==> trial 34 <==
==> flow/design.v <==
module data_syn(
    input logic clk_i,
    input logic rst_n_i,
    input logic data_i,
    output logic data_o
);
logic data_a, data_b;
assign data_o = data_b;
always_ff @(posedge clk_i or negedge rst_n_i)
begin
    if (!rst_n_i) begin
        data_a <= 1'b0;
        data_b <= 1'b0;
    end else begin
        data_a <= data_i;
        data_b <= data_a;
    end
end
endmodule
module edge2en(
    input logic clk_i,
    input logic rst_n_i,
    input logic data_i,
    output logic pos_edge_o,
    output logic neg_edge_o,
    output logic any_edge_o
);
logic data_a, data_b;
assign pos_edge_o = ~data_b & data_a;
assign neg_edge_o = ~data_a & data_b;
assign any_edge_o =  data_a ^ data_b;
always_ff @(posedge clk_i or negedge rst_n_i)
begin
    if (!rst_n_i) begin
        data_a <= 1'b0;
        data_b <= 1'b0;
    end else begin
        data_a <= data_i;
        data_b <= data_a;
    end
end
endmodule
module startup #(
    parameter int W = 32
) (
    input logic clk_i,
    input logic rst_n_i,
    input logic  [4:0] gate_sync_i,
    input logic [W-1:0] gate_shift_i,
    output logic [4:0] gate_en_o
);
logic  [4:0] gate_en;
logic [W-1:0] gate_cnt;
logic        gate_next;
logic        gate_done;
assign gate_en_o = gate_en;
edge2en gate_next_en(
    .clk_i(clk_i),
    .rst_n_i(rst_n_i),
    .data_i(gate_done & (gate_en == gate_sync_i)),
    .pos_edge_o(gate_next)
);
always_ff @(posedge clk_i or negedge rst_n_i)
begin
    if (!rst_n_i) begin
        gate_en   <= 5'b00000;
        gate_cnt  <= {W{1'b0}};
        gate_done <= 1'b0;
    end else begin
        gate_en   <= gate_next ? {gate_en[3:0], (gate_sync_i != 5'b01111)} : gate_en;
        gate_cnt  <= gate_next ? {W{1'b0}} : gate_cnt + 1'b1;
        gate_done <= gate_next ? 1'b0 : (gate_cnt == gate_shift_i) ? 1'b1 : gate_done;
    end
end
endmodule
module measure #(
    parameter int W = 32
) (
    input logic clk_i,
    input logic rst_n_i,
    input logic sig_clk_i,
    input logic        gate_en_i,
    input logic [W-1:0] gate_total_i,
    output logic        reg_wr_en_o,
    output logic [2*W-1:0] reg_wr_data_o,
    output logic gate_sync_o
);
logic sig_clk_s;
logic sig_clk_p;
logic gate_sync;
logic gate_sync_n;
logic        gate_en;
logic [W-1:0] gate_cnt;
logic [W-1:0] sig_clk_cnt;
logic [W-1:0] ref_clk_cnt;
logic        reg_wr_en;
logic [2*W-1:0] reg_wr_data;
assign reg_wr_en_o   = reg_wr_en;
assign reg_wr_data_o = reg_wr_data;
assign gate_sync_o = gate_sync;
data_syn sig_clk_syn(
    .clk_i(clk_i),
    .rst_n_i(rst_n_i),
    .data_i(sig_clk_i),
    .data_o(sig_clk_s)
);
edge2en sig_clk_en(
    .clk_i(clk_i),
    .rst_n_i(rst_n_i),
    .data_i(sig_clk_s),
    .pos_edge_o(sig_clk_p)
);
edge2en gate_sync_en(
    .clk_i(clk_i),
    .rst_n_i(rst_n_i),
    .data_i(gate_sync),
    .neg_edge_o(gate_sync_n)
);
always_ff @(posedge clk_i or negedge rst_n_i)
begin
    if (!rst_n_i) begin
        gate_en  <= 1'b0;
        gate_cnt <= {W{1'b0}};
        gate_sync <= 1'b0;
        sig_clk_cnt <= {W{1'b0}};
        ref_clk_cnt <= {W{1'b0}};
        reg_wr_en   <= 1'b0;
        reg_wr_data <= {(2*W){1'b0}};
    end else begin
        if (gate_sync) begin
            gate_en  <= (gate_cnt == gate_total_i) ? 1'b0 : gate_en;
            gate_cnt <= (gate_cnt == gate_total_i) ? {W{1'b0}} : gate_cnt + 1'b1;
            gate_sync <= (sig_clk_p & ~gate_en) ? 1'b0 : gate_sync;
            sig_clk_cnt <= sig_clk_p ? sig_clk_cnt + 1'b1 : sig_clk_cnt;
            ref_clk_cnt <= ref_clk_cnt + 1'b1;
        end else begin
            gate_en  <= gate_en_i;
            gate_cnt <= {W{1'b0}};
            gate_sync <= (sig_clk_p & gate_en) ? 1'b1 : gate_sync;
            sig_clk_cnt <= reg_wr_en ? {W{1'b0}} : sig_clk_cnt;
            ref_clk_cnt <= reg_wr_en ? {W{1'b0}} : ref_clk_cnt;
        end
        reg_wr_en   <= gate_sync_n;
        reg_wr_data <= gate_sync_n ? {ref_clk_cnt, sig_clk_cnt} : reg_wr_data;
    end
end
endmodule
`timescale 1ns / 1ps
module axi_dfm_v1_0(
    input logic s_axi_aclk,
    input logic s_axi_aresetn,
    input  logic [31:0] s_axi_awaddr,
    input  logic        s_axi_awvalid,
    output logic        s_axi_awready,
    input  logic [31:0] s_axi_wdata,
    input  logic        s_axi_wvalid,
    output logic        s_axi_wready,
    output logic s_axi_bvalid,
    input  logic s_axi_bready,
    input  logic [31:0] s_axi_araddr,
    input  logic        s_axi_arvalid,
    output logic        s_axi_arready,
    output logic [31:0] s_axi_rdata,
    output logic        s_axi_rvalid,
    input  logic        s_axi_rready,
    input  logic signal_in,
    output logic signal_done
);
localparam int W = 16;
logic [4:0] gate_en;
logic [4:0] gate_sync;
logic [W-1:0] gate_shift;
logic [W-1:0] gate_total;
logic     [4:0] raw_wr_en;
logic [2*W-1:0] raw_wr_data[5];
logic           reg_wr_en;
logic [2*W-1:0] reg_wr_data;
logic [2*W-1:0] reg_rd_data;
assign s_axi_awready = s_axi_aresetn && s_axi_awvalid && (!s_axi_bvalid || s_axi_bready);
assign s_axi_wready  = s_axi_aresetn && s_axi_wvalid  && (!s_axi_bvalid || s_axi_bready);
assign s_axi_arready = s_axi_aresetn && s_axi_arvalid && (!s_axi_rvalid || s_axi_rready);
assign signal_done = reg_wr_en;
always_ff @(posedge s_axi_aclk or negedge s_axi_aresetn)
begin
    if (!s_axi_aresetn) begin
        gate_shift <= {W{1'b0}};
        gate_total <= {W{1'b0}};
        reg_rd_data <= {(2*W){1'b0}};
        s_axi_bvalid <= 1'b0;
        s_axi_rvalid <= 1'b0;
        s_axi_rdata <= 32'h0000_0000;
    end else begin
        if (s_axi_awready) begin
            case (s_axi_awaddr[7:0])
                8'h00:
                    gate_shift <= s_axi_wdata[W-1:0];
                8'h04:
                    gate_total <= s_axi_wdata[W-1:0];
                default:
                    reg_rd_data <= reg_wr_data;
            endcase
        end
        if (s_axi_arready) begin
            case (s_axi_araddr[7:0])
                8'h00:
                    s_axi_rdata <= {{(32-W){1'b0}}, gate_shift};
                8'h04:
                    s_axi_rdata <= {{(32-W){1'b0}}, gate_total};
                8'h08:
                    s_axi_rdata <= {{(32-W){1'b0}}, reg_rd_data[W-1:0]};
                8'h0C:
                    s_axi_rdata <= {{(32-W){1'b0}}, reg_rd_data[2*W-1:W]};
                default:
                    s_axi_rdata <= 32'h0000_0000;
            endcase
        end
        s_axi_bvalid <= (s_axi_bvalid & ~s_axi_bready) | s_axi_awready;
        s_axi_rvalid <= (s_axi_rvalid & ~s_axi_rready) | s_axi_arready;
    end
end
startup #(.W(W)) startup(
    .clk_i(s_axi_aclk),
    .rst_n_i(s_axi_aresetn),
    .gate_sync_i(gate_sync),
    .gate_shift_i(gate_shift),
    .gate_en_o(gate_en)
);
genvar i;
generate
    for (i = 0; i < 5; i = i + 1) begin: measure_block
        measure #(.W(W)) measure(
            .clk_i(s_axi_aclk),
            .rst_n_i(s_axi_aresetn),
            .sig_clk_i(signal_in),
            .gate_en_i(gate_en[i]),
            .gate_total_i(gate_total),
            .reg_wr_en_o(raw_wr_en[i]),
            .reg_wr_data_o(raw_wr_data[i]),
            .gate_sync_o(gate_sync[i])
        );
    end
endgenerate
always_ff @(posedge s_axi_aclk or negedge s_axi_aresetn)
begin
    if (!s_axi_aresetn) begin
        reg_wr_en   <= 1'b0;
        reg_wr_data <= {(2*W){1'b0}};
    end else begin
        reg_wr_en <= raw_wr_en[0] | raw_wr_en[1] | raw_wr_en[2] | raw_wr_en[3] | raw_wr_en[4];
        case (raw_wr_en)
            5'b00001:
                reg_wr_data <= raw_wr_data[0];
            5'b00010:
                reg_wr_data <= raw_wr_data[1];
            5'b00100:
                reg_wr_data <= raw_wr_data[2];
            5'b01000:
                reg_wr_data <= raw_wr_data[3];
            5'b10000:
                reg_wr_data <= raw_wr_data[4];
            default:
                reg_wr_data <= reg_wr_data;
        endcase
    end
end
endmodule
==> flow/run.sh <==
#!/bin/bash
# the make line also repeats each setting of config.mk as NAME=value (left out here)
make -C /OpenROAD-flow-scripts/flow DESIGN_CONFIG=/design/flow/config.mk WORK_HOME=/design/flow/orfs CLKGATE_MAP_FILE= finish
==> flow/config.mk <==
export PLATFORM = sky130hd
export DESIGN_NAME = axi_dfm_v1_0
export DESIGN_NICKNAME = axi_dfm_v1_0
export VERILOG_FILES = /design/flow/design.v
export SDC_FILE = /design/flow/constraint.sdc
export NUM_CORES = 4
export LEC_CHECK = 0
export CAP_MARGIN = 20
export CORE_MARGIN = 2
export CORE_UTILIZATION = 29
export CTS_CLUSTER_DIAMETER = 246
export HOLD_SLACK_MARGIN = 0.09
export MAX_ROUTING_LAYER = met5
export SETUP_SLACK_MARGIN = 1.04
export SLEW_MARGIN = 20
export TNS_END_PERCENT = 30
==> flow/constraint.sdc <==
create_clock -name core_clock -period 4.53 [get_ports {s_axi_aclk}]
set_input_delay 0.9060 -clock core_clock [delete_from_list [all_inputs] [get_ports {s_axi_aclk}]]
set_output_delay 0.9060 -clock core_clock [all_outputs]
set_load 0.01 [all_outputs]
==> trial 70 (differences from trial 34) <==
ABC_AREA = 0   (was not set)
CELL_PAD_IN_SITES_DETAIL_PLACEMENT = 0   (was not set)
CORE_ASPECT_RATIO = 1.31   (was not set)
CORE_UTILIZATION = 72   (was 29)
CTS_CLUSTER_DIAMETER = not set   (was 246)
CTS_CLUSTER_SIZE = 14   (was not set)
HOLD_SLACK_MARGIN = not set   (was 0.09)
MAX_ROUTING_LAYER = not set   (was met5)
PLACE_DENSITY = 0.77   (was not set)
SETUP_SLACK_MARGIN = -0.04   (was 1.04)
TNS_END_PERCENT = not set   (was 30)
==> flow/constraint.sdc (replaced) <==
create_clock -name core_clock -period 1.97 [get_ports {s_axi_aclk}]
set_input_delay 0.3940 -clock core_clock [delete_from_list [all_inputs] [get_ports {s_axi_aclk}]]
set_output_delay 0.3940 -clock core_clock [all_outputs]
set_load 0.01 [all_outputs]
==> changes_impl.md <==
## Implementation

- Violated Checks: negative setup slack
- Worst Slack Setup Final: -0.0981 ns
- Final setup viols: 12
- Outcome: failed layout checks
(the above is from trial 70)
==> changes_impl.md <==
## Implementation

- Outcome: complete, no violations
- WP buf/inv: 3
- Mux share: 11.8%
- Main area contributors: dfrtp_1, mux2_2, xnor2_1, o21ai_0, nand2_1
- Met2 WL: 30400 um
- Final setup viols: 0
(the above is from trial 34)
